## saw2sin
module saw2sin
( input  var        i_clk
, input  var [15:0] i_saw
, output var [15:0] o_sin
);
export LEC_CHECK = 0
export ABC_AREA = 0
export CAP_MARGIN = 35
export CELL_PAD_IN_SITES_DETAIL_PLACEMENT = 0
export CORE_MARGIN = 7
export CORE_UTILIZATION = 65
export CTS_CLUSTER_DIAMETER = 183
export CTS_CLUSTER_SIZE = 100
export GPL_ROUTABILITY_DRIVEN = 0
export GPL_TIMING_DRIVEN = 0
export SETUP_SLACK_MARGIN = -2.0
export SLEW_MARGIN = 20
export TNS_END_PERCENT = 5
create_clock -name core_clock -period 55.4 [get_ports {i_clk}]
run.sh (not shown) runs the stock make flow with config.mk's settings and CLKGATE_MAP_FILE=.
The first run finished with setup timing left.
==> next run, changes <==
ABC_AREA = unset   (was 0)
CAP_MARGIN = 20   (was 35)
CELL_PAD_IN_SITES_DETAIL_PLACEMENT = unset   (was 0)
CORE_MARGIN = 2   (was 7)
CTS_CLUSTER_DIAMETER = unset   (was 183)
CTS_CLUSTER_SIZE = unset   (was 100)
GPL_ROUTABILITY_DRIVEN = unset   (was 0)
GPL_TIMING_DRIVEN = unset   (was 0)
SETUP_SLACK_MARGIN = unset   (was -2.0)
TNS_END_PERCENT = unset   (was 5)
clock period = 52.8 ns   (was 55.4 ns; I/O delays follow)
Outcome: Now the flow aborted during detailed placement (3_5_place_dp) on DPL-0033; area after synthesis does not change; die area falls by about 7%; synthesized cell count does not change.
==> next run, changes <==
ABC_AREA = 1   (was unset)
CORE_UTILIZATION = 57   (was 65)
HOLD_SLACK_MARGIN = -0.1   (was unset)
clock period = 53.3 ns   (was 52.8 ns; I/O delays follow)
=> Now the flow produced a layout that fails on setup timing. Die size rose by 15%. Synthesized area increases by 0.65%. Synthesized cell count climbs by 12%.


Starting RTL as in the previous note.
## saw2sin
module saw2sin
( input  var        i_clk
, input  var [15:0] i_saw
, output var [15:0] o_sin
);
==> flow/config.mk <==
export PLATFORM = sky130hd
export DESIGN_NAME = saw2sin
export DESIGN_NICKNAME = saw2sin
export VERILOG_FILES = /design/flow/design.v
export SDC_FILE = /design/flow/constraint.sdc
export NUM_CORES = 4
export LEC_CHECK = 0
export ABC_AREA = 1
export CAP_MARGIN = 10
export CELL_PAD_IN_SITES_DETAIL_PLACEMENT = 0
export CORE_MARGIN = 2
export CORE_UTILIZATION = 72
export CTS_CLUSTER_DIAMETER = 359
export CTS_CLUSTER_SIZE = 85
export GPL_ROUTABILITY_DRIVEN = 0
export GPL_TIMING_DRIVEN = 1
export MAX_ROUTING_LAYER = met4
export PLACE_DENSITY = 0.64
export SETUP_SLACK_MARGIN = 2.98
export SLEW_MARGIN = 20
export TNS_END_PERCENT = 45
==> flow/constraint.sdc <==
create_clock -name core_clock -period 55.5 [get_ports {i_clk}]
set_input_delay 11.1000 -clock core_clock [delete_from_list [all_inputs] [get_ports {i_clk}]]
set_output_delay 11.1000 -clock core_clock [all_outputs]
set_load 0.01 [all_outputs]
The baseline never finished: it broke off in 5_1_grt with GRT-0232.
Edit:
ABC_AREA = unset   (was 1)
CAP_MARGIN = 20   (was 10)
CELL_PAD_IN_SITES_DETAIL_PLACEMENT = unset   (was 0)
CORE_UTILIZATION = 9   (was 72)
CTS_CLUSTER_DIAMETER = unset   (was 359)
CTS_CLUSTER_SIZE = unset   (was 85)
GPL_ROUTABILITY_DRIVEN = unset   (was 0)
GPL_TIMING_DRIVEN = unset   (was 1)
MAX_ROUTING_LAYER = unset   (was met4)
PLACE_DENSITY = unset   (was 0.64)
SETUP_SLACK_MARGIN = unset   (was 2.98)
TNS_END_PERCENT = unset   (was 45)
clock period = 78.7 ns   (was 55.5 ns; I/O delays follow)
After rerunning: This time the run went through all stages and came out clean; die size rose to 7.8 times its value; area after synthesis fell slightly; synthesized cell count fell by roughly a tenth.
Edit:
CORE_UTILIZATION = 65   (was 9)
clock period = 67.6 ns   (was 78.7 ns; I/O delays follow)
After rerunning: Final cell count falls by well over a third; utilization rises by 64 points; via count rises by a few percent; setup slack loses 2.4 ns; final area falls by a few percent; sequential share of layout area barely changes.
Edit:
CORE_UTILIZATION = 57   (was 65)
TNS_END_PERCENT = 5   (was unset)
clock period = 57.4 ns   (was 67.6 ns; I/O delays follow)
After rerunning: With this change the flow completed and failed the layout checks on negative setup slack. Worst setup slack gets worse by 7.7 ns. Non-clock buffer count rises by 2322. Global-route usage rises by 3.5 points. Routed wire length rises by 37%.
Edit:
TNS_END_PERCENT = unset   (was 5)
clock period = 58.1 ns   (was 57.4 ns; I/O delays follow)
Result:
- With this change the flow aborted during 5_1_grt with GRT-0232
- area after synthesis does not change
- die size is unchanged
- synthesized cell count is unchanged
